==> inputs of trial 25 <==
==> flow/design.v (excerpt) <==
module accel_display(
	input 		          		clk,         
	input 		          		reset_n,
	input 		     [1:0]		SW,
	input 		          		data_update,
	input 		     [15:0]		data_x,
	input 		     [15:0]		data_y,
	output		     [7:0]		HEX0,
	output		     [7:0]		HEX1,
	output		     [7:0]		HEX2,
	output		     [7:0]		HEX3,
	output		reg  [3:0]		VGA_B,
	output		reg  [3:0]		VGA_G,
	output		reg          	VGA_HS,
	output		reg  [3:0]		VGA_R,
	output		reg          	VGA_VS
);
export LEC_CHECK = 0
export CAP_MARGIN = 20
export CORE_MARGIN = 2
export CORE_UTILIZATION = 68
export CTS_CLUSTER_SIZE = 41
export SETUP_SLACK_MARGIN = -1.25
export SLEW_MARGIN = 20
create_clock -name core_clock -period 13.2 [get_ports {clk}]
run.sh (not shown) runs the stock make flow with config.mk's settings and CLKGATE_MAP_FILE=.
==> inputs of trial 14, as changes to trial 25 <==
Settings changed: CELL_PAD_IN_SITES_GLOBAL_PLACEMENT set to 3, CORE_UTILIZATION 68 to 40, CTS_CLUSTER_SIZE 41 to unset, GPL_ROUTABILITY_DRIVEN set to 0, HOLD_SLACK_MARGIN set to -0.06, MIN_ROUTING_LAYER set to met2, PLACE_DENSITY_LB_ADDON set to 0.27, SETUP_SLACK_MARGIN -1.25 to unset.
==> flow/constraint.sdc (replaced) <==
create_clock -name core_clock -period 20.0 [get_ports {clk}]
set_input_delay 4.0000 -clock core_clock [delete_from_list [all_inputs] [get_ports {clk}]]
set_output_delay 4.0000 -clock core_clock [all_outputs]
set_load 0.01 [all_outputs]
==> results <==
Trial 14 finished with timing, DRC and antenna clean. Trial 25 ran to the end with violations: setup timing.
Against trial 14, the sequential share of layout area of trial 25 is higher by 0.45 points.
Against trial 25, the clock skew of trial 14 is higher by 0.86 ps.

==> inputs of 10-04 <==
Starting RTL as in the previous note.
clock: 9.11 ns
lec_check: 0
abc_area: 1
cap_margin: 20
core_margin: 2
core_utilization: 71
cts_cluster_diameter: 238
cts_cluster_size: 72
place_density: 0.6
slew_margin: 20
==> inputs of 06-28, as changes to 10-04 <==
- CORE_UTILIZATION: 71 -> 72
- CTS_CLUSTER_DIAMETER: 238 -> default
- CTS_CLUSTER_SIZE: 72 -> 40
- PLACE_DENSITY: 0.6 -> default
- SETUP_SLACK_MARGIN: default -> -0.7
==> flow/constraint.sdc (replaced) <==
create_clock -name core_clock -period 9.02 [get_ports {clk}]
set_input_delay 1.8040 -clock core_clock [delete_from_list [all_inputs] [get_ports {clk}]]
set_output_delay 1.8040 -clock core_clock [all_outputs]
set_load 0.01 [all_outputs]
==> inputs of 05-15, as changes to 10-04 <==
- ABC_AREA: 1 -> default
- CAP_MARGIN: 20 -> 5
- CORE_UTILIZATION: 71 -> 72
- CTS_CLUSTER_DIAMETER: 238 -> default
- CTS_CLUSTER_SIZE: 72 -> default
- PLACE_DENSITY: 0.6 -> default
==> flow/constraint.sdc (replaced) <==
create_clock -name core_clock -period 13.9 [get_ports {clk}]
set_input_delay 2.7800 -clock core_clock [delete_from_list [all_inputs] [get_ports {clk}]]
set_output_delay 2.7800 -clock core_clock [all_outputs]
set_load 0.01 [all_outputs]
==> inputs of 02-07, as changes to 10-04 <==
- CAP_MARGIN: 20 -> 5
- CTS_CLUSTER_SIZE: 72 -> 15
- HOLD_SLACK_MARGIN: default -> 0.29
- SETUP_SLACK_MARGIN: default -> -0.74
==> flow/constraint.sdc (replaced) <==
create_clock -name core_clock -period 9.28 [get_ports {clk}]
set_input_delay 1.8560 -clock core_clock [delete_from_list [all_inputs] [get_ports {clk}]]
set_output_delay 1.8560 -clock core_clock [all_outputs]
set_load 0.01 [all_outputs]
==> results <==
Result of the run: 10-04 aborted with a tool error; 05-15 complete, no violations; 06-28 finished with violations; 02-07 finished with violations
Last stage reached: 10-04 global routing (5_1_grt); 05-15 -; 06-28 -; 02-07 -
Reasons for failing layout checks: 10-04 -; 05-15 -; 06-28 setup timing; 02-07 setup timing
Simple logic cell fraction of the synthesized area: 10-04 20.6%; 05-15 11.4%; 06-28 20.6%; 02-07 20.6%
Part of the cycle the worst path needs: 10-04 -; 05-15 95.5%; 06-28 119%; 02-07 113%
Number of non-clock inverters in the layout: 10-04 -; 05-15 462; 06-28 674; 02-07 674
Detailed Route WL: 10-04 -; 05-15 70.5 mm; 06-28 97.8 mm; 02-07 80.9 mm
Register share of the cell area: 10-04 -; 05-15 28.2%; 06-28 24.8%; 02-07 26.0%
Complex Gates by Area: 10-04 13.0%; 05-15 8.24%; 06-28 13.0%; 02-07 13.0%
Sequential cell area: 10-04 -; 05-15 10600 um^2; 06-28 10600 um^2; 02-07 10600 um^2
CTS H-tree depth: 10-04 1; 05-15 2; 06-28 2; 02-07 2
Floorplan-stage core utilization: 10-04 71.6%; 05-15 72.7%; 06-28 73.1%; 02-07 71.6%
